## AL
## datapath
module datapath(clk, rst, sw, seg0, seg1,seg2,seg3, mem_addr, mem_wdata, mem_we, mem_rdata);
	input clk, rst;
	input [3:0] sw;
	output [6:0] seg0,seg1,seg2,seg3;
	output [15:0] mem_addr;
	output [15:0] mem_wdata;
	output mem_we;
	input [15:0] mem_rdata;
	wire [15:0] rin, rout;
	wire wr_enable, ram_addr_sel, pcin, ram_out_ctrl, instr_ctrl, acc_enable, acc_out_ctrl, pc_enable, pc_out_ctrl, addsub, a_enable, xor_ctrl, cu_out_ctrl, mul_out_ctrl, mul_acc_out_ctrl, sr_sel, add_ctrl;
	wire[15:0] instr, bus, instr_address, cu_out, r0_out, r1_out,r2_out, r3_out, r4_out, r5_out, r6_out, r7_out, r8_out, r9_out,r10_out, r11_out, r12_out, r13_out, mul_acc_out, sp_out;
	wire [15:0] ra_in, acc_out, sr_out;
	reg [15:0] ram_address, sr_in;
	wire [15:0] ram_out;
	wire[1:0] sp_sel;
	wire[3:0] status_reg;
	sixteen_bit_reg instruction_register(.clk(clk),.rst(rst),.D(bus),.Q(instr),.enable(instr_ctrl));
  ...
Size: roughly 3200 cells after synthesis, ~340 flip-flops, about 83 I/O pins, roughly 30000 um^2 of cells after synthesis.
Settings: LEC_CHECK=0, ABC_AREA=0, CAP_MARGIN=20, CORE_ASPECT_RATIO=0.64, CORE_MARGIN=2, CORE_UTILIZATION=72, CTS_CLUSTER_DIAMETER=351, MAX_ROUTING_LAYER=met4, PLACE_DENSITY_LB_ADDON=0.01, SETUP_SLACK_MARGIN=2.36, SLEW_MARGIN=20, TNS_END_PERCENT=40; clock period 7.93 ns.
run.sh (not shown) runs the stock make flow with config.mk's settings and CLKGATE_MAP_FILE=.
Flow for AL halted at 5_1_grt, error code ODB-0269.
--- input diff AL..MS ---
--- a/flow/config.mk
+++ b/flow/config.mk
@@ -10,3 +10,3 @@
-export CORE_ASPECT_RATIO = 0.64
-export CORE_MARGIN = 2
-export CORE_UTILIZATION = 72
+export CORE_ASPECT_RATIO = 1.7
+export CORE_MARGIN = 5
+export CORE_UTILIZATION = 54
@@ -14,3 +13,0 @@
-export MAX_ROUTING_LAYER = met4
-export PLACE_DENSITY_LB_ADDON = 0.01
-export SETUP_SLACK_MARGIN = 2.36
==> flow/constraint.sdc <==
create_clock -name core_clock -period 8.04 [get_ports {clk}]
set_input_delay 1.6080 -clock core_clock [delete_from_list [all_inputs] [get_ports {clk}]]
set_output_delay 1.6080 -clock core_clock [all_outputs]
set_load 0.01 [all_outputs]
==> results <==
Finished, but not clean: MS, with setup timing.
In the reports for MS and AL, the larger number of instances in the placed design belongs to MS.
Re sequential share of the synthesized area: no difference whatsoever between MS and AL.
MS falls short of AL in HPWL reported at the end of detailed placement.
Against AL, count of buffers added by post-CTS timing repair for setup in MS fell by more than a quarter.
When the final numbers for MS and AL were put side by side, the horizontal die size turned out to be greater in AL.
Per the comparison of MS with AL, die area +about 40%; number of distinct library cell variants in the gate-level netlist after synthesis held; summed instance area of the synthesized netlist saw little to no change; synthesized cell count ~0 delta.


Starting RTL as in the previous note.
==> flow/config.mk <==
export PLATFORM = sky130hd
export DESIGN_NAME = datapath
export DESIGN_NICKNAME = datapath
export VERILOG_FILES = /design/flow/design.v
export SDC_FILE = /design/flow/constraint.sdc
export NUM_CORES = 4
export LEC_CHECK = 0
export CAP_MARGIN = 20
export CORE_MARGIN = 4
export CORE_UTILIZATION = 70
export CTS_CLUSTER_DIAMETER = 360
export CTS_CLUSTER_SIZE = 24
export PLACE_DENSITY_LB_ADDON = 0.01
export SETUP_SLACK_MARGIN = 0.87
export SLEW_MARGIN = 20
==> flow/constraint.sdc <==
create_clock -name core_clock -period 3.05 [get_ports {clk}]
set_input_delay 0.6100 -clock core_clock [delete_from_list [all_inputs] [get_ports {clk}]]
set_output_delay 0.6100 -clock core_clock [all_outputs]
set_load 0.01 [all_outputs]
The first run failed in clock tree synthesis (DPL-0038).
Edit:
- CORE_UTILIZATION: 70 -> 18
- CTS_CLUSTER_DIAMETER: 360 -> unset
- CTS_CLUSTER_SIZE: 24 -> unset
- PLACE_DENSITY_LB_ADDON: 0.01 -> unset
- SETUP_SLACK_MARGIN: 0.87 -> unset
- clock period: 3.05 -> 14.5 ns (I/O delays scaled with it)
Outcome:
- With this change the flow finished clean
- die area climbs to 3.7 times its value
- synthesized cell count stays the same
- synthesized area is unchanged
